==> design/flow/design.v <==
module AudDSP (
    input i_rst_n,
    input i_clk,
    input i_start,  
    input i_pause,  
    input [2:0] i_speed,
    input i_is_slow,
    input i_slow_mode,
    input i_daclrck,                
    input signed [15:0] i_sram_data,
    input [19:0] i_sram_stop_addr,  
    output signed [15:0] o_dac_data,
    output o_en,                    
    output o_is_pause,
    output [19:0] o_sram_addr
);
    localparam S_IDLE = 0;
    localparam S_PAUSE = 1;
    localparam S_PLAY = 2;
    localparam S_EMPTY = 3;
    reg [2:0] state_r, state_w;
    reg is_pause_r, is_pause_w;
    reg is_slow_r, is_slow_w;
    reg slow_mode_r, slow_mode_w;
    reg [2:0] speed_r, speed_w;
    reg [3:0] slow_counter_r, slow_counter_w;
    reg [1:0] get_data_counter_r, get_data_counter_w;
    reg [19:0] addr_r, addr_w;
    reg signed [15:0] sram_data_r, sram_data_w, sram_data_next_r, sram_data_next_w;
    reg [15:0] o_data_r, o_data_w;
    assign o_en = !i_daclrck;
    assign o_dac_data = o_data_r;
    assign o_sram_addr = addr_r;
    assign o_is_pause = is_pause_r;
    always @(*) begin
        state_w = state_r;
        case(state_r)
            S_IDLE: begin
                if(i_start)         state_w = S_PAUSE;
                else                state_w = S_IDLE;
            end
            S_PAUSE: begin
                if(!is_pause_r)     state_w = S_PLAY;
                else                state_w = S_PAUSE;
            end
            S_PLAY: begin
                if(is_pause_r)      state_w = S_PAUSE;
                else begin
                    if(!i_daclrck)  state_w = S_EMPTY;
                    else            state_w = S_PLAY;
                end
            end
            S_EMPTY: begin
                if(is_pause_r)      state_w = S_PAUSE;
                else begin
                    if(!i_daclrck)  state_w = S_EMPTY;
                    else            state_w = S_PLAY;
                end
            end
        endcase
    end
    always @(*) begin
        slow_counter_w = slow_counter_r;
        case(state_r)
            S_IDLE:     slow_counter_w = 0;
            S_PAUSE:    slow_counter_w = 0;
            S_PLAY: begin
                if(is_slow_r && !is_pause_r && i_daclrck) begin
                    if(slow_counter_r == speed_r)   slow_counter_w = 0;
                    else                            slow_counter_w = slow_counter_r + 1;
                end
            end
        endcase
    end
    always @(*) begin
        get_data_counter_w = get_data_counter_r;
        case(state_r)
            S_IDLE:     get_data_counter_w = 0;
            S_PAUSE:    get_data_counter_w = 0;
            S_PLAY: begin
                if(get_data_counter_r < 3)  get_data_counter_w = get_data_counter_r + 1;
            end
            S_EMPTY:    get_data_counter_w = 0;
        endcase
    end
    always @(*) begin
        is_pause_w = is_pause_r;
        case(state_r)
            S_IDLE:                 is_pause_w = 1;
            S_PAUSE: if(i_pause)    is_pause_w = 0;
            S_PLAY:  if(i_pause)    is_pause_w = 1;
            S_EMPTY: if(i_pause)    is_pause_w = 1;
        endcase
    end
    always @(*) begin
        is_slow_w = is_slow_r;
        slow_mode_w = slow_mode_r;
        speed_w = speed_r;
        case(state_r)
            S_IDLE: begin
                is_slow_w = 0;
                slow_mode_w = 0;
                speed_w = 0;
            end
            S_PAUSE: begin
                is_slow_w = i_is_slow;
                slow_mode_w = i_slow_mode;
                speed_w = i_speed;
            end
            S_PLAY: begin
                is_slow_w = is_slow_r;
                slow_mode_w = slow_mode_r;
                speed_w = speed_r;
            end
            S_EMPTY: begin
                is_slow_w = i_is_slow;
                slow_mode_w = i_slow_mode;
                speed_w = i_speed;
            end
        endcase
    end
    reg [20:0] temp_addr;      
    always @(*) begin
        addr_w = addr_r;
        temp_addr = addr_r;
        case(state_r)
            S_IDLE:     temp_addr = 0;
            S_PLAY: begin
                if(get_data_counter_r == 0) begin
                    if(is_slow_r) begin
                        if(slow_counter_r == 0)     temp_addr = addr_r + 1;
                    end
                    else                            temp_addr = addr_r + speed_r + 1;
                end
            end
        endcase
        if(temp_addr > i_sram_stop_addr)    addr_w = 0;
        else                                addr_w = temp_addr;
    end
    always @(*) begin
        sram_data_w = sram_data_r;
        sram_data_next_w = sram_data_next_r;
        case(state_r)
            S_IDLE: begin
                sram_data_w = 0;
                sram_data_next_w = 0;
            end
            S_PAUSE: begin
                sram_data_next_w = i_sram_data;
            end
            S_PLAY: begin
                if(get_data_counter_r == 2) begin
                    if(is_slow_r)begin           
                        if(slow_counter_r == 0) begin
                            sram_data_w = sram_data_next_r;
                            sram_data_next_w = i_sram_data;
                        end
                    end
                    else begin                   
                        sram_data_w = sram_data_next_r;
                        sram_data_next_w = i_sram_data;
                    end
                end
            end
        endcase
    end
    reg signed [16:0] diff;
    reg signed [20:0] diff_counter_prod;
    reg signed [20:0] diff_counter_prod_div_speed;
    always @(*) begin
        o_data_w = o_data_r;
        diff = 0;
        diff_counter_prod = 0;
        diff_counter_prod_div_speed = 0;
        case(state_r)
            S_IDLE: o_data_w = 0;
            S_PLAY: begin
                if(get_data_counter_r == 3) begin
                    if(is_slow_r) begin
                        if(slow_mode_r) begin
                            diff = $signed(sram_data_next_r) - $signed(sram_data_r);
                            diff_counter_prod = $signed(diff) * $signed({1'b0, slow_counter_r});
                            diff_counter_prod_div_speed = $signed($signed(diff_counter_prod) / $signed({1'b0, speed_r + 1}));
                            o_data_w = $signed($signed(sram_data_r) + $signed(diff_counter_prod_div_speed));
                        end
                        else o_data_w = sram_data_r;
                    end
                    else o_data_w = sram_data_r;
                end
            end
        endcase
    end
    always_ff @(posedge i_clk or negedge i_rst_n) begin
        if(!i_rst_n) begin
            state_r <= S_IDLE;
            is_pause_r <= 1;
            addr_r <= 0;
            speed_r <= 0;
            o_data_r <= 0;
            is_slow_r <= 0;
            slow_mode_r <= 0;
            sram_data_r <= 0;
            slow_counter_r <= 0;
            sram_data_next_r <= 0;
            get_data_counter_r <= 0;
        end
        else begin
            state_r <= state_w;
            is_pause_r <= is_pause_w;
            addr_r <= addr_w;
            speed_r <= i_speed;
            o_data_r <= o_data_w;
            is_slow_r <= i_is_slow;
            slow_mode_r <= i_slow_mode;
            sram_data_r <= sram_data_w;
            slow_counter_r <= slow_counter_w;
            sram_data_next_r <= sram_data_next_w;
            get_data_counter_r <= get_data_counter_w;
        end
    end
endmodule
==> design/flow/run.sh <==
#!/bin/bash
# the make line also repeats each setting of config.mk as NAME=value (left out here)
make -C /OpenROAD-flow-scripts/flow DESIGN_CONFIG=/design/flow/config.mk WORK_HOME=/design/flow/orfs CLKGATE_MAP_FILE= finish
==> design/flow/config.mk <==
export PLATFORM = sky130hd
export DESIGN_NAME = AudDSP
export DESIGN_NICKNAME = AudDSP
export VERILOG_FILES = /design/flow/design.v
export SDC_FILE = /design/flow/constraint.sdc
export NUM_CORES = 4
export LEC_CHECK = 0
export CAP_MARGIN = 20
export CELL_PAD_IN_SITES_DETAIL_PLACEMENT = 2
export CELL_PAD_IN_SITES_GLOBAL_PLACEMENT = 1
export CORE_ASPECT_RATIO = 0.58
export CORE_MARGIN = 6
export CORE_UTILIZATION = 40
export CTS_CLUSTER_DIAMETER = 379
export GPL_ROUTABILITY_DRIVEN = 1
export MAX_ROUTING_LAYER = met4
export SETUP_SLACK_MARGIN = 5.0
export SLEW_MARGIN = 0
export TNS_END_PERCENT = 45
==> design/flow/constraint.sdc <==
create_clock -name core_clock -period 117.0 [get_ports {i_clk}]
set_input_delay 23.4000 -clock core_clock [delete_from_list [all_inputs] [get_ports {i_clk}]]
set_output_delay 23.4000 -clock core_clock [all_outputs]
set_load 0.01 [all_outputs]
==> impl_metrics.json, run 1 <==
{
  "outcome": "finished clean",
  "floorplan.die_area_um2": 76500,
  "yosysSeqAreaShare_pct": 7.54,
  "layout_min_cycle_time_ns": 92.41,
  "place_congestion": 0.979,
  "yosys.area.top_type_share_pct": 10.3,
  "drv_slew": 0,
  "cts_tree": "built",
  "regToRegEndpoint": "o_data_r[15]",
  "num-nets-final": 4258,
  "path_max_fanout": 34,
  "synth.cellmix.compoundShare_pct": 29.9,
  "tritoncts_sink_count": 84,
  "ff_type": "dfrtp_1",
  "detail_route.iter0.violations": 2563,
  "postCtsResizedCells": 0,
  "design.core.area_um2": 68800,
  "fmax_mhz": 10.8,
  "setup-tns-final_ns": 0,
  "post_cts_setup_inserts": 0,
  "io_buffer_count": 83,
  "mux_share_pct": 3.51,
  "io_pins": 84,
  "yosysCellCount": 3922,
  "die_height_um": 213,
  "fp.dieW_um": 359,
  "fa_ha_area_share_pct": 13.0,
  "worst_slew_pin_slew_ns": 1.33,
  "drc_errors": 0,
  "antenna_found_initial": 4,
  "critPathLaunch": "speed_r[1]",
  "critical-path-top-delay-family": "AND-OR/OR-AND gates",
  "worstSetupStartpointType": "flip-flop",
  "syn2layout_area_growth_pct": 7.67,
  "critical_path_cell_count": 331,
  "largest_net_degree_at_the_start_of_global_routing": 66,
  "routed_via_density": 6.60,
  "hp-start": "o_data_r[0]",
  "hpwl_mm": 107,
  "maxSlewHeadroom_pct": 10.4,
  "h-tree-depth": 3,
  "critPathRequiredTime_ns": 117.21,
  "xor_xnor_area_share_pct": 8.15,
  "openroad.warnings": 33,
  "synth_area_leader_cell": "ha_1",
  "syn_area_per_cell_um2": 7.12,
  "critical_path_arrival_ns": 92.63,
  "final_count_of_hold_timing_violations": 0,
  "clock_insertion_delay_worst_skew_ns": 0.36,
  "synth.comb.largest_family": "simple AND/OR/NAND/NOR gates",
  "synth-edff-count": 0,
  "clock_tree.root_cell": "clkbuf_16",
  "dp_cells": 4867,
  "clk_pin_slew_worst_paths_ns": 0.07,
  "post_drt_wl_per_cell_um": 26.2,
  "num_rows": 73,
  "hold-path-cell-count": 2,
  "r2r_slack_ns": 24.59,
  "period_used_pct": 79.0,
  "stdcell_count": 4889,
  "timing.clock.skew_ns": 0.0101,
  "ys_ff": 84,
  "first_global_vias": 33597,
  "synth_area_um2": 27900,
  "synth_chip_area_um2": 27900,
  "synth.cellmix.simpleShare_pct": 33.5,
  "cpMaxStageDelayCell": "or4_1",
  "netlist_top_cells_count": "nand2_1 (373), nor2_1 (356), a21oi_1 (237)",
  "detailroute.via_count": 32262,
  "max-cap-violations": 0,
  "area_leaders": "ha_1 (10%), dfrtp_1 (7.3%), xnor2_1 (5.3%)",
  "post_synth_inst_count": 3922,
  "asyncSetResetFlopFracSynth_pct": 100,
  "drtPass1Iterations": 6,
  "critPathKind": "reg2reg",
  "ant_nets": 0,
  "worst_setup_path_end_kind": "flip-flop",
  "r2r_cells": 331,
  "worst_path_most_repeated_cell": "a21oi_1",
  "holdBufCountCts": 0,
  "gr-usage-all-layers_pct": 32.4,
  "wirelength_mm": 128,
  "wire_length_of_the_first_global_routing_pass_mm": 198,
  "netlist.top_cell.by_instances": "nand2_1",
  "numCtsBuffers": 9,
  "min_to": "o_data_r[0]",
  "synth_warnings": 1,
  "worst_setup_path_endpoint": "o_data_r[15]",
  "slowest_delay_ns": 0.80,
  "floorplanUtilization_pct": 40.6,
  "number_of_buffer_and_inverter_stages_on_the_critical_path": 11,
  "finalSetupViolations": 0,
  "cts-root-to-sink-buffers": 2,
  "number_of_distinct_library_cell_variants_in_the_gate_level_netlist_after_synthesis": 151,
  "regToRegStartpoint": "speed_r[1]",
  "rsz0062_at_grt": "false",
  "overflow": 0,
  "worstHoldPathType": "reg2reg"
}
==> area by class of cell <==
class / count / area (um^2)
Fill cell: 8224 / 38700
Tap cell: 937 / 1170
Clock inverter: 6 / 56.3
Clock buffer: 10 / 239
Timing Repair Buffer: 112 / 1070
Sequential cell: 84 / 2110
Antenna cell: 2 / 5.00
Multi-Input combinational cell: 3542 / 24700
Inverter: 196 / 737
==> stage by stage <==
stage               cell area (um^2)  setup slack [ns]  utilization, %  hold WS, ns
floorplan                      28000             41.66               -        0.465
global placement               29700             34.02            43.2        0.479
detailed placement             29700             26.91            43.2        0.498
CTS                            30000             26.49            43.6        0.520
global route                   30100             18.77            43.7        0.554
finish                         30100             24.59            43.7        0.506
==> per-layer routing <==
metal	share of wire, %	track usage [%]	vias up
met2	41	46.9	939
met1	51	48.9	16516
met5	0	-	-
met4	0.59	2.75	0
li1	-	-	14744
met3	7.4	5.61	63
==> run 2, diff against run 1 <==
ABC_AREA = 1   (was default)
CELL_PAD_IN_SITES_DETAIL_PLACEMENT = default   (was 2)
CELL_PAD_IN_SITES_GLOBAL_PLACEMENT = default   (was 1)
CORE_ASPECT_RATIO = 0.5   (was 0.58)
CORE_MARGIN = 2   (was 6)
CORE_UTILIZATION = 64   (was 40)
CTS_CLUSTER_DIAMETER = 376   (was 379)
CTS_CLUSTER_SIZE = 100   (was default)
GPL_ROUTABILITY_DRIVEN = default   (was 1)
MAX_ROUTING_LAYER = default   (was met4)
PLACE_DENSITY = 0.84   (was default)
SETUP_SLACK_MARGIN = default   (was 5.0)
SLEW_MARGIN = 20   (was 0)
TNS_END_PERCENT = default   (was 45)
clock period = 52.4 ns   (was 117.0 ns; I/O delays follow)
==> impl_metrics.json, run 2 <==
{
  "first_global_vias": 35295,
  "ys_ff": 84,
  "detailroute.via_count": 39604,
  "clock_tree.root_cell": "clkbuf_16",
  "antenna_found_initial": 0,
  "netlist_top_cells_count": "nand2_1 (1516), inv_1 (909), nor2_1 (755)",
  "tritoncts_sink_count": 84,
  "yosysSeqAreaShare_pct": 6.30,
  "critical_path_arrival_ns": 49.67,
  "numCtsBuffers": 9,
  "overflow": 0,
  "critPathKind": "reg2reg",
  "number_of_antenna_repair_diodes": 0,
  "die_height_um": 166,
  "synth.cellmix.compoundShare_pct": 10.5,
  "post_drt_wl_per_cell_um": 15.4,
  "final_core_utilization_pct": 71.8,
  "synth_area_um2": 33400,
  "max-cap-violations": 0,
  "synth_chip_area_um2": 33400,
  "r2r_cells": 364,
  "worstSetupStartpointType": "flip-flop",
  "slowest_delay_ns": 0.51,
  "number_of_buffer_and_inverter_stages_on_the_critical_path": 57,
  "routed_via_density": 5.75,
  "ff_type": "dfrtp_1",
  "regToRegEndpoint": "o_data_r[15]",
  "netlist.top_cell.by_instances": "nand2_1",
  "place_congestion": 1.02,
  "worst_setup_path_end_kind": "flip-flop",
  "largest_net_degree_at_the_start_of_global_routing": 50,
  "yosys.area.top_type_share_pct": 17.0,
  "wirelength_mm": 106,
  "cts-root-to-sink-buffers": 2,
  "synth_area_leader_cell": "nand2_1",
  "num_rows": 59,
  "drv_slew": 0,
  "met3_usage_pct": 3.61,
  "hold-path-cell-count": 2,
  "area_leaders": "nand2_1 (17%), inv_1 (10%), ha_1 (8.6%)",
  "critical_path_cell_count": 364,
  "worstHoldPathType": "reg2reg",
  "synth.cellmix.simpleShare_pct": 52.6,
  "num-nets-final": 6492,
  "h-tree-depth": 3,
  "worst_path_most_repeated_cell": "nand2_1",
  "finalSetupViolations": 0,
  "path_max_fanout": 35,
  "post_synth_inst_count": 5960,
  "timing.clock.skew_ns": 0.00900,
  "synth.comb.largest_family": "simple AND/OR/NAND/NOR gates",
  "placedInstanceArea_um2": 35100,
  "hp-start": "o_data_r[9]",
  "clock_insertion_delay_worst_skew_ns": 0.35,
  "io_buffer_count": 83,
  "met1_usage_pct": 47.1,
  "detail_route.iter0.violations": 4145,
  "grt_use_met2_pct": 64.9,
  "synth_warnings": 1,
  "openroad.warnings": 31,
  "final.fill_count": 4631,
  "critPathRequiredTime_ns": 52.68,
  "mux_share_pct": 0.0300,
  "floorplan.die_area_um2": 54100,
  "clk_pin_slew_worst_paths_ns": 0.07,
  "asyncSetResetFlopFracSynth_pct": 100,
  "regToRegStartpoint": "speed_r[0]",
  "drtPass1Iterations": 6,
  "grt-busiest-layer": "met2",
  "cts_tree": "built",
  "finished_layout_cell_area_um2": 37100,
  "fmax_mhz": 20.2,
  "fa_ha_area_share_pct": 10.8,
  "maxSlewHeadroom_pct": 26.6,
  "worst_slew_pin_slew_ns": 1.10,
  "final_count_of_hold_timing_violations": 0,
  "r2r_slack_ns": 3.01,
  "yosysCellCount": 5960,
  "syn2layout_area_growth_pct": 11.2,
  "gr-usage-all-layers_pct": 36.5,
  "min_to": "o_data_r[9]",
  "xor_xnor_area_share_pct": 5.35,
  "wire_length_of_the_first_global_routing_pass_mm": 167,
  "critical-path-top-delay-family": "simple AND/OR/NAND/NOR gates",
  "synth-edff-count": 0,
  "design.core.area_um2": 51700,
  "floorplanUtilization_pct": 64.5,
  "io_pins": 84,
  "number_of_distinct_library_cell_variants_in_the_gate_level_netlist_after_synthesis": 80,
  "syn_area_per_cell_um2": 5.60,
  "worst_setup_path_endpoint": "o_data_r[15]",
  "hpwl_mm": 85.1,
  "critPathLaunch": "speed_r[0]",
  "layout_min_cycle_time_ns": 49.39,
  "period_used_pct": 94.3,
  "fp.dieW_um": 327,
  "outcome": "finished clean",
  "cpMaxStageDelayCell": "dfrtp_4",
  "ant_nets": 0,
  "drc_errors": 0
}
[run 2: per-stage QoR]
step                      setup WS [ns]  cells  TNS [ns]  hold WS [ns]
after floorplan                 0.00613   5971         0         0.443
after global routing             -0.925   6885     -2.70         0.552
final                              3.01   6885         0         0.512
after CTS                        0.0198   6780         0         0.513
after detailed placement          -2.15   6750    -15.59         0.494
after global placement            0.169   6750         0         0.486
[run 2: timing repair]
| action | CTS | global route |
|---|---|---|
| endpoints found under the setup margin | 15 | 16 |
| cloned | 3 | 2 |
| pin swaps | 9 | 114 |
| gates resized | 17 | 184 |
| hold buffers | 0 | 0 |
| setup buffers | 11 | 103 |
[run 2: area by class of cell]
| cell class | instances | area (um^2) | share of cell area (%) |
|---|---|---|---|
| tap | 701 | 877 | 2.36 |
| clock buffer | 9 | 225 | 0.606 |
| multi-input combinational | 4741 | 27500 | 73.9 |
| clock inverter | 7 | 73.8 | 0.199 |
| inverter | 1065 | 4060 | 10.9 |
| sequential | 84 | 2110 | 5.68 |
| timing repair buffer | 278 | 2340 | 6.30 |
[run 2: layer usage]
| metal | share of wire, % | wire [um] | vias to the layer above |
|---|---|---|---|
| met5 | 0 | 0 | - |
| met4 | 2.8 | 2950 | 0 |
| met3 | 7.0 | 7450 | 283 |
| met2 | 47 | 50000 | 1647 |
| met1 | 43 | 45400 | 18090 |
| li1 | - | - | 19584 |
==> run 3, diff against run 2 <==
CAP_MARGIN = 0   (was 20)
CORE_ASPECT_RATIO = 0.86   (was 0.5)
CORE_UTILIZATION = 72   (was 64)
CTS_CLUSTER_DIAMETER = 351   (was 376)
CTS_CLUSTER_SIZE = 31   (was 100)
GPL_TIMING_DRIVEN = 1   (was default)
MAX_ROUTING_LAYER = met4   (was default)
PLACE_DENSITY = default   (was 0.84)
PLACE_DENSITY_LB_ADDON = 0.01   (was default)
SETUP_SLACK_MARGIN = -0.16   (was default)
clock period = 64.6 ns   (was 52.4 ns; I/O delays follow)
==> impl_metrics.json, run 3 <==
{
  "critPathKind": "reg2reg",
  "critical_path_cell_count": 359,
  "synth_warnings": 1,
  "clk_pin_slew_worst_paths_ns": 0.06,
  "ff_type": "dfrtp_1",
  "critPathLaunch": "speed_r[0]",
  "routed_via_density": 5.97,
  "r2r_cells": 359,
  "hp-start": "state_r[2]",
  "slowest_delay_ns": 0.55,
  "design.core.area_um2": 46000,
  "synth.comb.largest_family": "simple AND/OR/NAND/NOR gates",
  "worst_setup_path_end_kind": "flip-flop",
  "path_max_fanout": 36,
  "critical_path_arrival_ns": 59.42,
  "synth.cellmix.compoundShare_pct": 10.5,
  "hpwl_mm": 87.3,
  "drc_errors": 0,
  "wire_length_of_the_first_global_routing_pass_mm": 173,
  "fp.dieW_um": 236,
  "r2r_slack_ns": 5.39,
  "ant_nets": 0,
  "io_buffer_count": 83,
  "worst_slew_pin_slew_ns": 1.00,
  "clock_insertion_delay_worst_skew_ns": 0.35,
  "regToRegEndpoint": "o_data_r[15]",
  "synth.cellmix.simpleShare_pct": 52.6,
  "drtPass1Iterations": 9,
  "finalSetupViolations": 0,
  "netlist.top_cell.by_instances": "nand2_1",
  "hold-path-cell-count": 1,
  "place_congestion": 1.11,
  "synth_area_um2": 33400,
  "xor_xnor_area_share_pct": 5.35,
  "numCtsBuffers": 9,
  "maxSlewHeadroom_pct": 31.3,
  "wirelength_mm": 108,
  "ys_ff": 84,
  "die_height_um": 204,
  "io_pins": 84,
  "number_of_buffer_and_inverter_stages_on_the_critical_path": 55,
  "post_drt_wl_per_cell_um": 16.3,
  "tritoncts_sink_count": 84,
  "asyncSetResetFlopFracSynth_pct": 100,
  "worstHoldPathType": "reg2reg",
  "worst_path_most_repeated_cell": "nand2_1",
  "netlist_top_cells_count": "nand2_1 (1516), inv_1 (909), nor2_1 (755)",
  "fmax_mhz": 16.9,
  "cts_tree": "built",
  "num-nets-final": 6354,
  "yosys.area.top_type_share_pct": 17.0,
  "dp_cells": 6580,
  "mux_share_pct": 0.0300,
  "final_count_of_hold_timing_violations": 0,
  "detail_route.iter0.violations": 4798,
  "antenna_found_initial": 1,
  "min_to": "is_pause_r",
  "h-tree-depth": 3,
  "floorplan.die_area_um2": 48100,
  "detailroute.via_count": 39700,
  "yosysSeqAreaShare_pct": 6.30,
  "fa_ha_area_share_pct": 10.8,
  "drv_slew": 0,
  "first_global_vias": 35387,
  "overflow": 0,
  "largest_net_degree_at_the_start_of_global_routing": 63,
  "stdcell_count": 6647,
  "critical-path-top-delay-family": "simple AND/OR/NAND/NOR gates",
  "cpMaxStageDelayCell": "dfrtp_2",
  "synth_area_leader_cell": "nand2_1",
  "outcome": "finished clean",
  "postLayoutSetupSlackWorst_ns": 5.39,
  "floorplanUtilization_pct": 72.5,
  "finished_layout_cell_area_um2": 35200,
  "regToRegStartpoint": "speed_r[0]",
  "syn2layout_area_growth_pct": 5.31,
  "synth-edff-count": 0,
  "clock_tree.root_cell": "clkbuf_16",
  "critPathRequiredTime_ns": 64.81,
  "timing.clock.skew_ns": 0.0134,
  "max-cap-violations": 0,
  "number_of_distinct_library_cell_variants_in_the_gate_level_netlist_after_synthesis": 80,
  "syn_area_per_cell_um2": 5.60,
  "hold-worst-slack_ns": 0.515,
  "num_rows": 73,
  "post-place-ws_ns": 0.424,
  "openroad.warnings": 31,
  "synth_chip_area_um2": 33400,
  "yosysCellCount": 5960,
  "post_synth_inst_count": 5960,
  "area_leaders": "nand2_1 (17%), inv_1 (10%), ha_1 (8.6%)",
  "period_used_pct": 91.7,
  "placedInstanceArea_um2": 34300,
  "cts-root-to-sink-buffers": 2,
  "worstSetupStartpointType": "flip-flop",
  "gr-usage-all-layers_pct": 44.3,
  "worst_setup_path_endpoint": "o_data_r[15]",
  "layout_min_cycle_time_ns": 59.21
}
run 3: cell type report:
type | count | area, um^2
inverters | 1065 | 4060
repair buffers | 135 | 1220
multi-input cells | 4746 | 26700
diodes | 1 | 2.50
clock buffers | 11 | 253
clock inverters | 5 | 41.3
fillers | 3902 | 10900
well taps | 600 | 751
flip-flops and latches | 84 | 2110
run 3: stage by stage:
step                      utilization, %  setup TNS (ns)
after CTS                           75.2               0
after global routing                76.4          -0.247
final                               76.4               0
after detailed placement            74.6               0
after global placement              74.6               0
after floorplan                        -               0
run 3: per-layer routing:
metal / GRT usage (%) / part of all wire [%] / vias up
met5: - / 0 / -
met1: 58.9 / 42 / 17771
met3: 7.97 / 12 / 332
li1: - / - / 19295
met2: 67.8 / 42 / 2302
met4: 15.1 / 3.7 / 0
run 3: timing repair:
action | CTS | global route
hold buffers | 0 | 0
hold endpoints to repair | 0 | 0
gates resized | 0 | 43
setup endpoints to repair | 0 | 16
setup buffers | 0 | 41
==> run 4, diff against run 3 <==
CAP_MARGIN = 20   (was 0)
CORE_ASPECT_RATIO = default   (was 0.86)
CTS_CLUSTER_DIAMETER = default   (was 351)
CTS_CLUSTER_SIZE = default   (was 31)
GPL_TIMING_DRIVEN = default   (was 1)
PLACE_DENSITY_LB_ADDON = 0.02   (was 0.01)
SETUP_SLACK_MARGIN = 5.0   (was -0.16)
TNS_END_PERCENT = 5   (was default)
clock period = 48.9 ns   (was 64.6 ns; I/O delays follow)
==> impl_metrics.json, run 4 <==
{
  "floorplan.die_area_um2": 48100,
  "h-tree-depth": 3,
  "synth.comb.largest_family": "simple AND/OR/NAND/NOR gates",
  "yosys.area.top_type_share_pct": 17.0,
  "firstError": "[ERROR GRT-0232] Routing congestion too high. Check the congestion heatmap in the GUI.",
  "fa_ha_area_share_pct": 10.8,
  "syn_area_per_cell_um2": 5.60,
  "clock_tree.root_cell": "clkbuf_16",
  "ff_type": "dfrtp_1",
  "synth_chip_area_um2": 33400,
  "overflow": 1215,
  "placedInstanceArea_um2": 36100,
  "post-place-ws_ns": -2.17,
  "synth_area_um2": 33400,
  "num_rows": 78,
  "netlist.top_cell.by_instances": "nand2_1",
  "post_synth_inst_count": 5960,
  "mux_share_pct": 0.0300,
  "io_buffer_count": 83,
  "synth_area_leader_cell": "nand2_1",
  "area_leaders": "nand2_1 (17%), inv_1 (10%), ha_1 (8.6%)",
  "asyncSetResetFlopFracSynth_pct": 100,
  "synth.cellmix.compoundShare_pct": 10.5,
  "number_of_distinct_library_cell_variants_in_the_gate_level_netlist_after_synthesis": 80,
  "die_height_um": 219,
  "xor_xnor_area_share_pct": 5.35,
  "hpwl_mm": 84.2,
  "synth.cellmix.simpleShare_pct": 52.6,
  "synth_warnings": 1,
  "cts-root-to-sink-buffers": 2,
  "failed_stage": "global routing (5_1_grt)",
  "outcome": "did not finish",
  "gr-usage-all-layers_pct": 92.7,
  "tritoncts_sink_count": 84,
  "dp_cells": 6706,
  "synth-edff-count": 0,
  "design.core.area_um2": 45600,
  "numCtsBuffers": 9,
  "fp.dieW_um": 219,
  "ys_ff": 84,
  "yosysCellCount": 5960,
  "netlist_top_cells_count": "nand2_1 (1516), inv_1 (909), nor2_1 (755)",
  "yosysSeqAreaShare_pct": 6.30,
  "io_pins": 84,
  "place_congestion": 1.13,
  "floorplanUtilization_pct": 73.3
}
[run 4: what timing repair did]
| item | in CTS |
|---|---|
| gates cloned | 8 |
| setup endpoints to repair | 16 |
| pin swaps | 199 |
| resized | 196 |
| hold buffers | 0 |
| buffers inserted | 209 |
[run 4: metal layers]
metal	overflow	track usage, %
met5	-	-
met4	293	98.6
met3	69	79.2
met1	78	87.8
met2	775	106
==> run 5, diff against run 4 <==
CORE_UTILIZATION = 70   (was 72)
CTS_CLUSTER_DIAMETER = 39   (was default)
PLACE_DENSITY_LB_ADDON = default   (was 0.02)
SETUP_SLACK_MARGIN = default   (was 5.0)
TNS_END_PERCENT = default   (was 5)
clock period = 58.3 ns   (was 48.9 ns; I/O delays follow)
==> impl_metrics.json, run 5 <==
{
  "drv_slew": 0,
  "gr-usage-all-layers_pct": 40.9,
  "regToRegEndpoint": "o_data_r[15]",
  "post_drt_wl_per_cell_um": 15.4,
  "hp-start": "o_data_r[13]",
  "critPathKind": "reg2reg",
  "cts_tree": "built",
  "die_height_um": 222,
  "synth.comb.largest_family": "simple AND/OR/NAND/NOR gates",
  "r2r_slack_ns": 4.17,
  "cpMaxStageDelayCell": "dfrtp_4",
  "critical-path-top-delay-family": "simple AND/OR/NAND/NOR gates",
  "netlist.top_cell.by_instances": "nand2_1",
  "hold-path-cell-count": 2,
  "netlist_top_cells_count": "nand2_1 (1516), inv_1 (909), nor2_1 (755)",
  "ant_nets": 0,
  "cts-root-to-sink-buffers": 2,
  "worst_slew_pin_slew_ns": 1.01,
  "timing.clock.skew_ns": 0.0116,
  "synth_chip_area_um2": 33400,
  "fp.dieW_um": 222,
  "fa_ha_area_share_pct": 10.8,
  "yosys.area.top_type_share_pct": 17.0,
  "place_congestion": 1.09,
  "outcome": "finished clean",
  "numCtsBuffers": 9,
  "number_of_distinct_library_cell_variants_in_the_gate_level_netlist_after_synthesis": 80,
  "clock_insertion_delay_worst_skew_ns": 0.34,
  "drc_errors": 0,
  "postLayoutSetupSlackWorst_ns": 4.17,
  "slowest_delay_ns": 0.52,
  "critPathLaunch": "speed_r[0]",
  "wirelength_mm": 103,
  "worstSetupStartpointType": "flip-flop",
  "regToRegStartpoint": "speed_r[0]",
  "worstHoldPathType": "reg2reg",
  "critPathRequiredTime_ns": 58.52,
  "drtPass1Iterations": 7,
  "yosysCellCount": 5960,
  "area_leaders": "nand2_1 (17%), inv_1 (10%), ha_1 (8.6%)",
  "num-nets-final": 6399,
  "final_count_of_hold_timing_violations": 0,
  "wire_length_of_the_first_global_routing_pass_mm": 166,
  "tritoncts_sink_count": 84,
  "layout_min_cycle_time_ns": 54.13,
  "detailroute.via_count": 39212,
  "floorplan.die_area_um2": 49500,
  "io_buffer_count": 83,
  "clk_pin_slew_worst_paths_ns": 0.07,
  "critical_path_arrival_ns": 54.35,
  "hpwl_mm": 82.9,
  "post_synth_inst_count": 5960,
  "syn_area_per_cell_um2": 5.60,
  "io_pins": 84,
  "synth_area_leader_cell": "nand2_1",
  "antenna_found_initial": 0,
  "openroad.warnings": 33,
  "asyncSetResetFlopFracSynth_pct": 100,
  "number_of_antenna_repair_diodes": 0,
  "largest_net_degree_at_the_start_of_global_routing": 61,
  "worst_setup_path_endpoint": "o_data_r[15]",
  "final.fill_count": 4219,
  "path_max_fanout": 35,
  "min_to": "o_data_r[13]",
  "synth.cellmix.compoundShare_pct": 10.5,
  "first_global_vias": 35372,
  "routed_via_density": 5.85,
  "max-cap-violations": 0,
  "floorplanUtilization_pct": 70.4,
  "clock_tree.root_cell": "clkbuf_16",
  "post-place-ws_ns": -1.70,
  "worst_setup_path_end_kind": "flip-flop",
  "design.core.area_um2": 47400,
  "synth.cellmix.simpleShare_pct": 52.6,
  "synth_area_um2": 33400,
  "ff_type": "dfrtp_1",
  "setup-tns-final_ns": 0,
  "fmax_mhz": 18.5,
  "maxSlewHeadroom_pct": 30.7,
  "worst_path_most_repeated_cell": "nand2_1",
  "h-tree-depth": 3,
  "xor_xnor_area_share_pct": 5.35,
  "critical_path_cell_count": 363,
  "overflow": 0,
  "synth-edff-count": 0,
  "number_of_buffer_and_inverter_stages_on_the_critical_path": 60,
  "num_rows": 80,
  "synth_warnings": 1,
  "mux_share_pct": 0.0300,
  "yosysSeqAreaShare_pct": 6.30,
  "r2r_cells": 363,
  "ys_ff": 84,
  "syn2layout_area_growth_pct": 6.97,
  "period_used_pct": 92.8,
  "finalSetupViolations": 0,
  "detail_route.iter0.violations": 3953
}
run 5: layout make-up:
cell class	instances	area (um^2)	area share (%)
clock buffers	10	229	0.641
clock inverters	6	62.6	0.175
inverters	1065	4060	11.4
multi-input cells	4745	26900	75.4
flip-flops and latches	84	2110	5.91
well taps	615	769	2.15
repair buffers	181	1570	4.39
run 5: per-stage QoR:
| stage | area (um^2) | hold slack, ns | cells | utilization (%) |
|---|---|---|---|---|
| 2_1_floorplan | 33400 | 0.443 | 5971 | - |
| 3_3_place_gp | 34500 | 0.490 | 6612 | 72.7 |
| 3_5_place_dp | 34500 | 0.475 | 6612 | 72.7 |
| 4_1_cts | 34900 | 0.510 | 6635 | 73.5 |
| 5_1_grt | 35700 | 0.535 | 6706 | 75.3 |
| 6_report | 35700 | 0.507 | 6706 | 75.3 |
run 5: per-layer routing:
metal  GRT usage (%)  share of wire (%)  wire [um]
met1            51.6                 42      43200
met2            67.6                 46      47200
met3            3.95                8.0       8280
met4            15.8                4.3       4450
met5               -                  0          0
run 5: timing repair:
| action | 4_1_cts | 5_1_grt |
|---|---|---|
| setup endpoints to repair | 12 | 16 |
| pin swaps | 4 | 56 |
| resized | 14 | 87 |
| cloned | 4 | 4 |
| hold buffers | 0 | 0 |
| buffers inserted | 3 | 67 |
==> run 6, diff against run 5 <==
CAP_MARGIN = 0   (was 20)
CORE_ASPECT_RATIO = 0.86   (was default)
CORE_UTILIZATION = 72   (was 70)
CTS_CLUSTER_DIAMETER = 351   (was 39)
CTS_CLUSTER_SIZE = 80   (was default)
GPL_TIMING_DRIVEN = 1   (was default)
HOLD_SLACK_MARGIN = -0.09   (was default)
PLACE_DENSITY_LB_ADDON = 0.01   (was default)
SETUP_SLACK_MARGIN = -0.16   (was default)
TNS_END_PERCENT = 35   (was default)
clock period = 48.7 ns   (was 58.3 ns; I/O delays follow)
==> impl_metrics.json, run 6 <==
{
  "post_drt_wl_per_cell_um": 16.2,
  "syn2layout_area_growth_pct": 14.8,
  "place_congestion": 1.16,
  "r2r_slack_ns": 1.28,
  "yosysSeqAreaShare_pct": 6.30,
  "numCtsBuffers": 9,
  "regToRegEndpoint": "o_data_r[15]",
  "max-cap-violations": 0,
  "post-place-ws_ns": -2.88,
  "slowest_delay_ns": 0.51,
  "worstSetupStartpointType": "flip-flop",
  "drv_slew": 0,
  "ff_type": "dfrtp_1",
  "synth.cellmix.simpleShare_pct": 52.6,
  "synth_warnings": 1,
  "maxSlewHeadroom_pct": 38.0,
  "yosysCellCount": 5960,
  "tritoncts_sink_count": 84,
  "netlist_top_cells_count": "nand2_1 (1516), inv_1 (909), nor2_1 (755)",
  "antenna_found_initial": 1,
  "synth_chip_area_um2": 33400,
  "num_rows": 73,
  "r2r_cells": 354,
  "wirelength_mm": 111,
  "h-tree-depth": 3,
  "floorplanUtilization_pct": 72.5,
  "min_to": "is_pause_r",
  "finished_layout_cell_area_um2": 38300,
  "synth_area_um2": 33400,
  "clock_tree.root_cell": "clkbuf_16",
  "path_max_fanout": 18,
  "synth.cellmix.compoundShare_pct": 10.5,
  "die_height_um": 204,
  "worst_setup_path_endpoint": "o_data_r[15]",
  "detail_route.iter0.violations": 5721,
  "openroad.warnings": 32,
  "cts_tree": "built",
  "critical_path_cell_count": 354,
  "io_pins": 84,
  "fp.dieW_um": 236,
  "hpwl_mm": 84.4,
  "drc_errors": 0,
  "number_of_distinct_library_cell_variants_in_the_gate_level_netlist_after_synthesis": 80,
  "asyncSetResetFlopFracSynth_pct": 100,
  "critical_path_arrival_ns": 47.67,
  "yosys.area.top_type_share_pct": 17.0,
  "cts-root-to-sink-buffers": 2,
  "floorplan.die_area_um2": 48100,
  "wire_length_of_the_first_global_routing_pass_mm": 172,
  "layout_min_cycle_time_ns": 47.42,
  "hp-start": "state_r[2]",
  "fa_ha_area_share_pct": 10.8,
  "synth-edff-count": 0,
  "gr-usage-all-layers_pct": 43.2,
  "drtPass1Iterations": 12,
  "routed_via_density": 6.08,
  "detailroute.via_count": 41638,
  "critPathKind": "reg2reg",
  "worst_setup_path_end_kind": "flip-flop",
  "regToRegStartpoint": "speed_r[0]",
  "worstHoldPathType": "reg2reg",
  "fmax_mhz": 21.1,
  "clk_pin_slew_worst_paths_ns": 0.07,
  "outcome": "finished clean",
  "num-nets-final": 6559,
  "placedInstanceArea_um2": 36100,
  "critPathLaunch": "speed_r[0]",
  "clock_insertion_delay_worst_skew_ns": 0.36,
  "number_of_buffer_and_inverter_stages_on_the_critical_path": 58,
  "holdBufCountCts": 0,
  "synth.comb.largest_family": "simple AND/OR/NAND/NOR gates",
  "overflow": 0,
  "worst_path_most_repeated_cell": "nand2_1",
  "worst_slew_pin_slew_ns": 0.907,
  "area_leaders": "nand2_1 (17%), inv_1 (10%), ha_1 (8.6%)",
  "syn_area_per_cell_um2": 5.60,
  "io_buffer_count": 83,
  "netlist.top_cell.by_instances": "nand2_1",
  "post_synth_inst_count": 5960,
  "final_count_of_hold_timing_violations": 0,
  "period_used_pct": 97.4,
  "first_global_vias": 35852,
  "postLayoutSetupSlackWorst_ns": 1.28,
  "mux_share_pct": 0.0300,
  "critical-path-top-delay-family": "simple AND/OR/NAND/NOR gates",
  "setup-tns-final_ns": 0,
  "ant_nets": 0,
  "hold-path-cell-count": 1,
  "ys_ff": 84,
  "finalSetupViolations": 0,
  "largest_net_degree_at_the_start_of_global_routing": 64,
  "timing.clock.skew_ns": 0.0103,
  "synth_area_leader_cell": "nand2_1",
  "critPathRequiredTime_ns": 48.95,
  "design.core.area_um2": 46000,
  "cpMaxStageDelayCell": "dfrtp_4",
  "xor_xnor_area_share_pct": 5.35
}
==> run 6: cell type report <==
type                            count  area, um^2
Antenna cell                        1        2.50
Fill cell                        3165        7720
Clock inverter                      7        76.3
Clock buffer                        9         225
Timing Repair Buffer              341        2790
Tap cell                          600         751
Multi-Input combinational cell   4745       28300
Sequential cell                    84        2110
Inverter                         1065        4100
==> run 6: timing repair <==
| action | 4_1_cts | 5_1_grt |
|---|---|---|
| endpoints found under the setup margin | 16 | 16 |
| setup buffers | 17 | 107 |
| pin swaps | 16 | 142 |
| gates resized | 14 | 192 |
| cloned | 6 | 2 |
==> run 6: metal layers <==
| layer | global-route usage [%] | part of all wire [%] |
|---|---|---|
| met5 | - | 0 |
| met4 | 13.4 | 4.6 |
| met3 | 6.61 | 12 |
| met2 | 66.0 | 42 |
| met1 | 58.7 | 41 |
==> run 6: through the flow <==
step / utilization, % / hold WS (ns) / instances
2_1_floorplan: - / 0.443 / 5971
3_3_place_gp: 78.3 / 0.481 / 6705
3_5_place_dp: 78.3 / 0.500 / 6705
4_1_cts: 79.6 / 0.518 / 6744
5_1_grt: 83.2 / 0.532 / 6852
6_report: 83.2 / 0.517 / 6852
==> run 7, diff against run 6 <==
ABC_AREA = default   (was 1)
CAP_MARGIN = 20   (was 0)
CORE_ASPECT_RATIO = default   (was 0.86)
CORE_UTILIZATION = 53   (was 72)
CTS_CLUSTER_DIAMETER = default   (was 351)
CTS_CLUSTER_SIZE = default   (was 80)
GPL_ROUTABILITY_DRIVEN = 0   (was default)
GPL_TIMING_DRIVEN = default   (was 1)
HOLD_SLACK_MARGIN = default   (was -0.09)
MAX_ROUTING_LAYER = default   (was met4)
PLACE_DENSITY_LB_ADDON = default   (was 0.01)
SETUP_SLACK_MARGIN = default   (was -0.16)
TNS_END_PERCENT = default   (was 35)
clock period = 104.0 ns   (was 48.7 ns; I/O delays follow)
==> impl_metrics.json, run 7 <==
{
  "critPathRequiredTime_ns": 104.20,
  "wire_length_of_the_first_global_routing_pass_mm": 148,
  "holdBufCountCts": 0,
  "synth.cellmix.simpleShare_pct": 33.5,
  "maxSlewHeadroom_pct": 23.5,
  "ys_ff": 84,
  "overflow": 0,
  "synth_area_leader_cell": "ha_1",
  "worstSetupStartpointType": "flip-flop",
  "final_count_of_hold_timing_violations": 0,
  "h-tree-depth": 3,
  "openroad.warnings": 33,
  "worst_setup_path_endpoint": "o_data_r[15]",
  "first_global_vias": 28312,
  "hpwl_mm": 75.3,
  "cpMaxStageDelayCell": "nor3_4",
  "floorplanUtilization_pct": 53.3,
  "placedInstanceArea_um2": 29300,
  "dp_cells": 4611,
  "min_to": "o_data_r[6]",
  "final.fill_count": 5095,
  "detailroute.via_count": 30675,
  "period_used_pct": 82.6,
  "netlist_top_cells_count": "nand2_1 (373), nor2_1 (356), a21oi_1 (237)",
  "synth_area_um2": 27900,
  "design.core.area_um2": 52300,
  "worst_setup_path_end_kind": "flip-flop",
  "antenna_found_initial": 0,
  "post_drt_wl_per_cell_um": 19.9,
  "tritoncts_sink_count": 84,
  "postCtsResizedCells": 0,
  "regToRegEndpoint": "o_data_r[15]",
  "critical_path_cell_count": 331,
  "fmax_mhz": 11.6,
  "drv_slew": 0,
  "critical_path_arrival_ns": 86.10,
  "synth.cellmix.compoundShare_pct": 29.9,
  "max-cap-violations": 0,
  "layout_min_cycle_time_ns": 85.90,
  "fp.dieW_um": 234,
  "yosys.area.top_type_share_pct": 10.3,
  "detail_route.iter0.violations": 2979,
  "slowest_delay_ns": 0.75,
  "routed_via_density": 6.63,
  "largest_net_degree_at_the_start_of_global_routing": 44,
  "io_buffer_count": 83,
  "numCtsBuffers": 9,
  "xor_xnor_area_share_pct": 8.15,
  "syn_area_per_cell_um2": 7.12,
  "yosysCellCount": 3922,
  "r2r_cells": 331,
  "stdcell_count": 4628,
  "cts_tree": "built",
  "post-place-ws_ns": 19.63,
  "clk_pin_slew_worst_paths_ns": 0.07,
  "worst_path_most_repeated_cell": "a21oi_1",
  "critPathKind": "reg2reg",
  "postLayoutSetupSlackWorst_ns": 18.10,
  "io_pins": 84,
  "gr-usage-all-layers_pct": 32.6,
  "rsz0062_at_grt": "false",
  "final_core_utilization_pct": 56.8,
  "wirelength_mm": 92.1,
  "number_of_buffer_and_inverter_stages_on_the_critical_path": 10,
  "worst_slew_pin_slew_ns": 1.14,
  "outcome": "finished clean",
  "ant_nets": 0,
  "synth_chip_area_um2": 27900,
  "die_height_um": 234,
  "r2r_slack_ns": 18.10,
  "fa_ha_area_share_pct": 13.0,
  "path_max_fanout": 34,
  "hold-path-cell-count": 2,
  "finished_layout_cell_area_um2": 29700,
  "ff_type": "dfrtp_1",
  "syn2layout_area_growth_pct": 6.38,
  "synth-edff-count": 0,
  "num-nets-final": 4247,
  "clock_insertion_delay_worst_skew_ns": 0.34,
  "post_cts_setup_inserts": 0,
  "setup-tns-final_ns": 0,
  "num_rows": 84,
  "finalSetupViolations": 0,
  "number_of_distinct_library_cell_variants_in_the_gate_level_netlist_after_synthesis": 151,
  "worstHoldPathType": "reg2reg",
  "clock_tree.root_cell": "clkbuf_16",
  "synth_warnings": 1,
  "critPathLaunch": "speed_r[1]",
  "hold-worst-slack_ns": 0.486,
  "netlist.top_cell.by_instances": "nand2_1",
  "area_leaders": "ha_1 (10%), dfrtp_1 (7.3%), xnor2_1 (5.3%)",
  "drc_errors": 0,
  "synth.comb.largest_family": "simple AND/OR/NAND/NOR gates",
  "asyncSetResetFlopFracSynth_pct": 100,
  "critical-path-top-delay-family": "AND-OR/OR-AND gates",
  "timing.clock.skew_ns": 0.00683,
  "mux_share_pct": 3.51,
  "cts-root-to-sink-buffers": 2,
  "yosysSeqAreaShare_pct": 7.54,
  "post_synth_inst_count": 3922,
  "hp-start": "o_data_r[6]",
  "drtPass1Iterations": 8,
  "regToRegStartpoint": "speed_r[1]",
  "floorplan.die_area_um2": 54500
}
run 7: metal layers:
layer,GRT usage [%],vias to the layer above,wire [um]
met5,0,-,0
met1,45.9,14524,42300
met4,8.98,0,2620
li1,-,14779,-
met3,3.96,174,6140
met2,52.2,1198,41100
run 7: final cells by class:
cell class | instances | area [um^2] | share of cell area [%]
Clock buffer | 9 | 225 | 0.758
Timing Repair Buffer | 101 | 963 | 3.24
Sequential cell | 84 | 2110 | 7.09
Inverter | 196 | 737 | 2.48
Tap cell | 688 | 861 | 2.90
Antenna cell | 1 | 2.50 | 0.00842
Multi-Input combinational cell | 3542 | 24700 | 83.1
Clock inverter | 7 | 128 | 0.430
==> run 8, diff against run 7 <==
ABC_AREA = 1   (was default)
CORE_UTILIZATION = 64   (was 53)
CTS_CLUSTER_DIAMETER = 400   (was default)
CTS_CLUSTER_SIZE = 97   (was default)
GPL_ROUTABILITY_DRIVEN = default   (was 0)
PLACE_DENSITY = 0.35   (was default)
TNS_END_PERCENT = 20   (was default)
clock period = 53.8 ns   (was 104.0 ns; I/O delays follow)
==> impl_metrics.json, run 8 <==
{
  "min_to": "o_data_r[2]",
  "number_of_distinct_library_cell_variants_in_the_gate_level_netlist_after_synthesis": 80,
  "hpwl_mm": 84.4,
  "drv_slew": 0,
  "fmax_mhz": 19.9,
  "max-cap-violations": 0,
  "synth-edff-count": 0,
  "final_count_of_hold_timing_violations": 0,
  "num-nets-final": 6496,
  "slowest_delay_ns": 0.56,
  "clock_insertion_delay_worst_skew_ns": 0.36,
  "critPathKind": "reg2reg",
  "netlist.top_cell.by_instances": "nand2_1",
  "synth_warnings": 1,
  "worst_setup_path_end_kind": "flip-flop",
  "first_global_vias": 34577,
  "h-tree-depth": 3,
  "asyncSetResetFlopFracSynth_pct": 100,
  "syn2layout_area_growth_pct": 10.4,
  "hold-path-cell-count": 2,
  "netlist_top_cells_count": "nand2_1 (1516), inv_1 (909), nor2_1 (755)",
  "critical_path_arrival_ns": 50.56,
  "worstHoldPathType": "reg2reg",
  "critical_path_cell_count": 363,
  "ff_type": "dfrtp_1",
  "synth.comb.largest_family": "simple AND/OR/NAND/NOR gates",
  "antenna_found_initial": 1,
  "clk_pin_slew_worst_paths_ns": 0.07,
  "numCtsBuffers": 9,
  "clock_tree.root_cell": "clkbuf_16",
  "io_buffer_count": 83,
  "regToRegStartpoint": "speed_r[0]",
  "final-comb-area_um2": 27200,
  "yosysCellCount": 5960,
  "drtPass1Iterations": 9,
  "path_max_fanout": 35,
  "finalSetupViolations": 0,
  "register_area_um2": 2110,
  "syn_area_per_cell_um2": 5.60,
  "num_rows": 83,
  "routed_via_density": 5.66,
  "xor_xnor_area_share_pct": 5.35,
  "hold-worst-slack_ns": 0.519,
  "yosys.area.top_type_share_pct": 17.0,
  "io_pins": 84,
  "tritoncts_sink_count": 84,
  "post_synth_inst_count": 5960,
  "synth.cellmix.compoundShare_pct": 10.5,
  "layout_min_cycle_time_ns": 50.32,
  "period_used_pct": 93.5,
  "maxSlewHeadroom_pct": 34.2,
  "wirelength_mm": 104,
  "synth_area_leader_cell": "nand2_1",
  "fa_ha_area_share_pct": 10.8,
  "overflow": 0,
  "number_of_buffer_and_inverter_stages_on_the_critical_path": 63,
  "place_congestion": 1.02,
  "critical-path-top-delay-family": "simple AND/OR/NAND/NOR gates",
  "fp.dieW_um": 232,
  "outcome": "finished clean",
  "synth.cellmix.simpleShare_pct": 52.6,
  "cts_tree": "built",
  "worstSetupStartpointType": "flip-flop",
  "mux_share_pct": 0.0300,
  "ant_nets": 0,
  "wire_length_of_the_first_global_routing_pass_mm": 166,
  "final.fill_count": 4825,
  "yosysSeqAreaShare_pct": 6.30,
  "design.core.area_um2": 51400,
  "cpMaxStageDelayCell": "a21oi_1",
  "post_drt_wl_per_cell_um": 15.2,
  "regToRegEndpoint": "o_data_r[15]",
  "drc_errors": 0,
  "largest_net_degree_at_the_start_of_global_routing": 52,
  "holdBufCountCts": 0,
  "cts-root-to-sink-buffers": 2,
  "hp-start": "o_data_r[2]",
  "r2r_slack_ns": 3.48,
  "worst_setup_path_endpoint": "o_data_r[15]",
  "floorplan.die_area_um2": 54000,
  "detail_route.iter0.violations": 3667,
  "synth_chip_area_um2": 33400,
  "timing.clock.skew_ns": 0.0101,
  "area_leaders": "nand2_1 (17%), inv_1 (10%), ha_1 (8.6%)",
  "ys_ff": 84,
  "detailroute.via_count": 38858,
  "worst_path_most_repeated_cell": "nand2_1",
  "r2r_cells": 363,
  "worst_slew_pin_slew_ns": 0.984,
  "critPathRequiredTime_ns": 54.04,
  "gr-usage-all-layers_pct": 36.7,
  "die_height_um": 232,
  "critPathLaunch": "speed_r[0]",
  "openroad.warnings": 33,
  "floorplanUtilization_pct": 64.9,
  "synth_area_um2": 33400
}
run 8: metal layers:
| layer | global-route usage, % | part of all wire (%) |
|---|---|---|
| met4 | 11.3 | 3.1 |
| met1 | 48.4 | 43 |
| met2 | 63.4 | 47 |
| met5 | 0 | 0 |
| met3 | 3.01 | 6.2 |
run 8: repair_timing:
item	in CTS	in global routing
gates resized	15	150
buffers inserted	10	74
cloned	4	2
endpoints found under the setup margin	15	16
pin swaps	7	73
run 8: layout make-up:
class,count,share of cell area [%]
inverter,1065,11.0
clock buffer,9,0.611
clock inverter,7,0.207
tap,680,2.31
sequential,84,5.72
multi-input combinational,4743,73.8
timing repair buffer,280,6.32
antenna,1,0.00679
run 8: through the flow:
stage	std cells	cell area [um^2]	util, %	TNS [ns]	worst slack [ns]
2_1_floorplan	5971	33500	-	0	0.0708
3_3_place_gp	6762	35200	68.5	-0.0854	-0.0854
3_5_place_dp	6762	35200	68.5	-14.76	-2.20
4_1_cts	6792	35700	69.5	0	0.117
5_1_grt	6869	36800	71.7	-1.99	-0.705
6_report	6869	36800	71.7	0	3.48
==> run 9, diff against run 8 <==
ABC_AREA = default   (was 1)
CAP_MARGIN = 0   (was 20)
CORE_UTILIZATION = 68   (was 64)
CTS_CLUSTER_DIAMETER = 351   (was 400)
CTS_CLUSTER_SIZE = 77   (was 97)
GPL_TIMING_DRIVEN = 1   (was default)
HOLD_SLACK_MARGIN = 0.3   (was default)
PLACE_DENSITY = 0.45   (was 0.35)
SETUP_SLACK_MARGIN = -0.16   (was default)
TNS_END_PERCENT = default   (was 20)
clock period = 72.2 ns   (was 53.8 ns; I/O delays follow)
==> impl_metrics.json, run 9 <==
{
  "worst_slew_pin_slew_ns": 1.21,
  "first_global_vias": 30347,
  "wirelength_mm": 96.4,
  "critical_path_cell_count": 341,
  "cts-root-to-sink-buffers": 2,
  "layout_min_cycle_time_ns": 68.97,
  "worstSetupStartpointType": "flip-flop",
  "num-nets-final": 4410,
  "regToRegEndpoint": "o_data_r[15]",
  "synth_area_um2": 27900,
  "fa_ha_area_share_pct": 13.0,
  "openroad.warnings": 33,
  "tritoncts_sink_count": 84,
  "area_leaders": "ha_1 (10%), dfrtp_1 (7.3%), xnor2_1 (5.3%)",
  "num_rows": 74,
  "hold-worst-slack_ns": 0.508,
  "clock_tree.root_cell": "clkbuf_16",
  "number_of_distinct_library_cell_variants_in_the_gate_level_netlist_after_synthesis": 151,
  "detailroute.via_count": 33140,
  "synth.cellmix.compoundShare_pct": 29.9,
  "design.core.area_um2": 40600,
  "yosysCellCount": 3922,
  "drc_errors": 0,
  "yosysSeqAreaShare_pct": 7.54,
  "hpwl_mm": 74.3,
  "gr-usage-all-layers_pct": 42.9,
  "min_to": "o_data_r[12]",
  "ys_ff": 84,
  "stdcell_count": 4637,
  "r2r_slack_ns": 3.23,
  "asyncSetResetFlopFracSynth_pct": 100,
  "critical_path_arrival_ns": 69.18,
  "detail_route.iter0.violations": 4892,
  "place_congestion": 1.10,
  "netlist.top_cell.by_instances": "nand2_1",
  "numCtsBuffers": 9,
  "placedInstanceArea_um2": 30000,
  "setup-tns-final_ns": 0,
  "clock_insertion_delay_worst_skew_ns": 0.35,
  "timing.clock.skew_ns": 0.00801,
  "critPathRequiredTime_ns": 72.41,
  "r2r_cells": 341,
  "yosys.area.top_type_share_pct": 10.3,
  "die_height_um": 207,
  "floorplanUtilization_pct": 68.7,
  "io_buffer_count": 83,
  "post-place-ws_ns": -2.63,
  "synth_warnings": 1,
  "mux_share_pct": 3.51,
  "synth.cellmix.simpleShare_pct": 33.5,
  "synth-edff-count": 0,
  "hp-start": "o_data_r[12]",
  "period_used_pct": 95.5,
  "drv_slew": 0,
  "regToRegStartpoint": "speed_r[0]",
  "ff_type": "dfrtp_1",
  "finished_layout_cell_area_um2": 31400,
  "fmax_mhz": 14.5,
  "worst_setup_path_end_kind": "flip-flop",
  "critPathKind": "reg2reg",
  "slowest_delay_ns": 0.58,
  "dp_cells": 4556,
  "antenna_found_initial": 4,
  "synth.comb.largest_family": "simple AND/OR/NAND/NOR gates",
  "path_max_fanout": 11,
  "fp.dieW_um": 207,
  "syn_area_per_cell_um2": 7.12,
  "post_drt_wl_per_cell_um": 20.8,
  "maxSlewHeadroom_pct": 18.0,
  "outcome": "finished clean",
  "worst_setup_path_endpoint": "o_data_r[15]",
  "overflow": 0,
  "cts_tree": "built",
  "h-tree-depth": 3,
  "netlist_top_cells_count": "nand2_1 (373), nor2_1 (356), a21oi_1 (237)",
  "largest_net_degree_at_the_start_of_global_routing": 44,
  "final_count_of_hold_timing_violations": 0,
  "io_pins": 84,
  "post_synth_inst_count": 3922,
  "ant_nets": 0,
  "cpMaxStageDelayCell": "or4b_4",
  "clk_pin_slew_worst_paths_ns": 0.07,
  "hold-path-cell-count": 2,
  "finalSetupViolations": 0,
  "xor_xnor_area_share_pct": 8.15,
  "drtPass1Iterations": 9,
  "routed_via_density": 7.15,
  "synth_area_leader_cell": "ha_1",
  "worstHoldPathType": "reg2reg",
  "floorplan.die_area_um2": 42700,
  "critPathLaunch": "speed_r[0]",
  "number_of_buffer_and_inverter_stages_on_the_critical_path": 10,
  "max-cap-violations": 0,
  "syn2layout_area_growth_pct": 12.5,
  "wire_length_of_the_first_global_routing_pass_mm": 152,
  "postLayoutSetupSlackWorst_ns": 3.23,
  "critical-path-top-delay-family": "AND-OR/OR-AND gates",
  "synth_chip_area_um2": 27900
}
[run 9: what timing repair did]
item / in CTS / in global routing
resized: 32 / 115
hold buffers: 0 / 0
endpoints found under the setup margin: 15 / 16
buffers inserted: 4 / 57
pin swaps: 4 / 35
cloned: 1 / 0
[run 9: cell type report]
type / instances / area (um^2)
multi-input cells: 3543 / 25400
fillers: 2974 / 9240
repair buffers: 263 / 2180
flip-flops and latches: 84 / 2110
inverters: 196 / 741
well taps: 532 / 666
clock buffers: 9 / 225
clock inverters: 7 / 57.6
diodes: 3 / 7.51
[run 9: metal layers]
metal  GRT usage [%]  vias to the layer above  wire, um
met4            16.9                        6      4220
li1                -                    15097         -
met2            68.2                     2096     43000
met3            8.92                      463     10600
met1            56.8                    15478     38500
met5           0.461                        -        81
[run 9: through the flow]
| step | utilization, % |
|---|---|
| after global routing | 77.3 |
| after global placement | 73.8 |
| final | 77.3 |
| after detailed placement | 73.8 |
| after CTS | 75.0 |
| after floorplan | - |
==> run 10, diff against run 9 <==
CAP_MARGIN = 20   (was 0)
CELL_PAD_IN_SITES_DETAIL_PLACEMENT = 2   (was default)
CELL_PAD_IN_SITES_GLOBAL_PLACEMENT = 2   (was default)
CORE_MARGIN = 6   (was 2)
CORE_UTILIZATION = 40   (was 68)
CTS_CLUSTER_DIAMETER = 379   (was 351)
CTS_CLUSTER_SIZE = default   (was 77)
GPL_ROUTABILITY_DRIVEN = 1   (was default)
GPL_TIMING_DRIVEN = default   (was 1)
HOLD_SLACK_MARGIN = default   (was 0.3)
PLACE_DENSITY = default   (was 0.45)
SETUP_SLACK_MARGIN = default   (was -0.16)
SLEW_MARGIN = 0   (was 20)
TNS_END_PERCENT = 45   (was default)
clock period = 100.0 ns   (was 72.2 ns; I/O delays follow)
==> impl_metrics.json, run 10 <==
{
  "rsz0062_at_grt": "false",
  "synth_warnings": 1,
  "number_of_distinct_library_cell_variants_in_the_gate_level_netlist_after_synthesis": 151,
  "synth.cellmix.compoundShare_pct": 29.9,
  "detail_route.iter0.violations": 1811,
  "r2r_slack_ns": 9.73,
  "cpMaxStageDelayCell": "nor3_4",
  "fp.dieW_um": 276,
  "critPathKind": "reg2reg",
  "max-cap-violations": 0,
  "mux_share_pct": 3.51,
  "postCtsResizedCells": 0,
  "worstHoldPathType": "reg2reg",
  "gr-usage-all-layers_pct": 29.8,
  "design.core.area_um2": 68800,
  "floorplanUtilization_pct": 40.6,
  "post_synth_inst_count": 3922,
  "syn_area_per_cell_um2": 7.12,
  "final_count_of_hold_timing_violations": 0,
  "hold-worst-slack_ns": 0.504,
  "wire_length_of_the_first_global_routing_pass_mm": 193,
  "clk_pin_slew_worst_paths_ns": 0.06,
  "tritoncts_sink_count": 84,
  "clock_tree.root_cell": "clkbuf_16",
  "register_area_um2": 2110,
  "cts-root-to-sink-buffers": 2,
  "finished_layout_cell_area_um2": 30000,
  "asyncSetResetFlopFracSynth_pct": 100,
  "h-tree-depth": 3,
  "cts_tree": "built",
  "dp_cells": 4855,
  "worst_path_most_repeated_cell": "a21oi_1",
  "antenna_found_initial": 2,
  "regToRegEndpoint": "o_data_r[15]",
  "yosysCellCount": 3922,
  "drtPass1Iterations": 5,
  "yosys.area.top_type_share_pct": 10.3,
  "wirelength_mm": 122,
  "worst_slew_pin_slew_ns": 1.14,
  "netlist.top_cell.by_instances": "nand2_1",
  "critical_path_arrival_ns": 90.49,
  "netlist_top_cells_count": "nand2_1 (373), nor2_1 (356), a21oi_1 (237)",
  "maxSlewHeadroom_pct": 23.4,
  "synth_area_um2": 27900,
  "die_height_um": 276,
  "detailroute.via_count": 31734,
  "worst_setup_path_endpoint": "o_data_r[15]",
  "yosysSeqAreaShare_pct": 7.54,
  "syn2layout_area_growth_pct": 7.45,
  "hold-path-cell-count": 2,
  "synth.cellmix.simpleShare_pct": 33.5,
  "period_used_pct": 90.3,
  "ff_type": "dfrtp_1",
  "critPathLaunch": "speed_r[0]",
  "path_max_fanout": 34,
  "ys_ff": 84,
  "drc_errors": 0,
  "openroad.warnings": 33,
  "hp-start": "o_data_r[8]",
  "largest_net_degree_at_the_start_of_global_routing": 62,
  "area_leaders": "ha_1 (10%), dfrtp_1 (7.3%), xnor2_1 (5.3%)",
  "place_congestion": 0.941,
  "io_pins": 84,
  "critical_path_cell_count": 331,
  "r2r_cells": 331,
  "numCtsBuffers": 9,
  "stdcell_count": 4872,
  "xor_xnor_area_share_pct": 8.15,
  "synth.comb.largest_family": "simple AND/OR/NAND/NOR gates",
  "synth_area_leader_cell": "ha_1",
  "synth-edff-count": 0,
  "fmax_mhz": 11.1,
  "post_cts_setup_inserts": 0,
  "setup-tns-final_ns": 0,
  "min_to": "o_data_r[8]",
  "holdBufCountCts": 0,
  "drv_slew": 0,
  "overflow": 0,
  "post-place-ws_ns": 11.06,
  "num_rows": 96,
  "final-comb-area_um2": 24700,
  "regToRegStartpoint": "speed_r[0]",
  "clock_insertion_delay_worst_skew_ns": 0.35,
  "worst_setup_path_end_kind": "flip-flop",
  "io_buffer_count": 83,
  "critPathRequiredTime_ns": 100.22,
  "num-nets-final": 4250,
  "fa_ha_area_share_pct": 13.0,
  "first_global_vias": 34122,
  "finalSetupViolations": 0,
  "worstSetupStartpointType": "flip-flop",
  "final.fill_count": 8207,
  "number_of_buffer_and_inverter_stages_on_the_critical_path": 12,
  "timing.clock.skew_ns": 0.00655,
  "post_drt_wl_per_cell_um": 25.0,
  "synth_chip_area_um2": 27900,
  "slowest_delay_ns": 0.84,
  "floorplan.die_area_um2": 76300,
  "ant_nets": 0,
  "routed_via_density": 6.51,
  "postLayoutSetupSlackWorst_ns": 9.73,
  "critical-path-top-delay-family": "AND-OR/OR-AND gates",
  "layout_min_cycle_time_ns": 90.27,
  "hpwl_mm": 99.8,
  "outcome": "finished clean",
  "placedInstanceArea_um2": 29700
}
-- run 10: cell type report --
type / instances / share of cell area (%)
flip-flops and latches: 84 / 7.02
well taps: 931 / 3.88
repair buffers: 104 / 3.37
multi-input cells: 3542 / 82.3
clock inverters: 4 / 0.254
inverters: 196 / 2.46
diodes: 1 / 0.00834
clock buffers: 10 / 0.763
-- run 10: layer usage --
metal | wire length, um | GRT usage (%) | up-vias
li1 | - | - | 14705
met1 | 55800 | 39.6 | 16258
met2 | 59400 | 52.9 | 608
met3 | 3670 | 2.09 | 161
met4 | 2820 | 6.66 | 2
met5 | 13 | 0 | -
-- run 10: through the flow --
step,util (%)
after floorplan,-
after global placement,43.1
after detailed placement,43.1
after CTS,43.5
after global routing,43.6
final,43.6
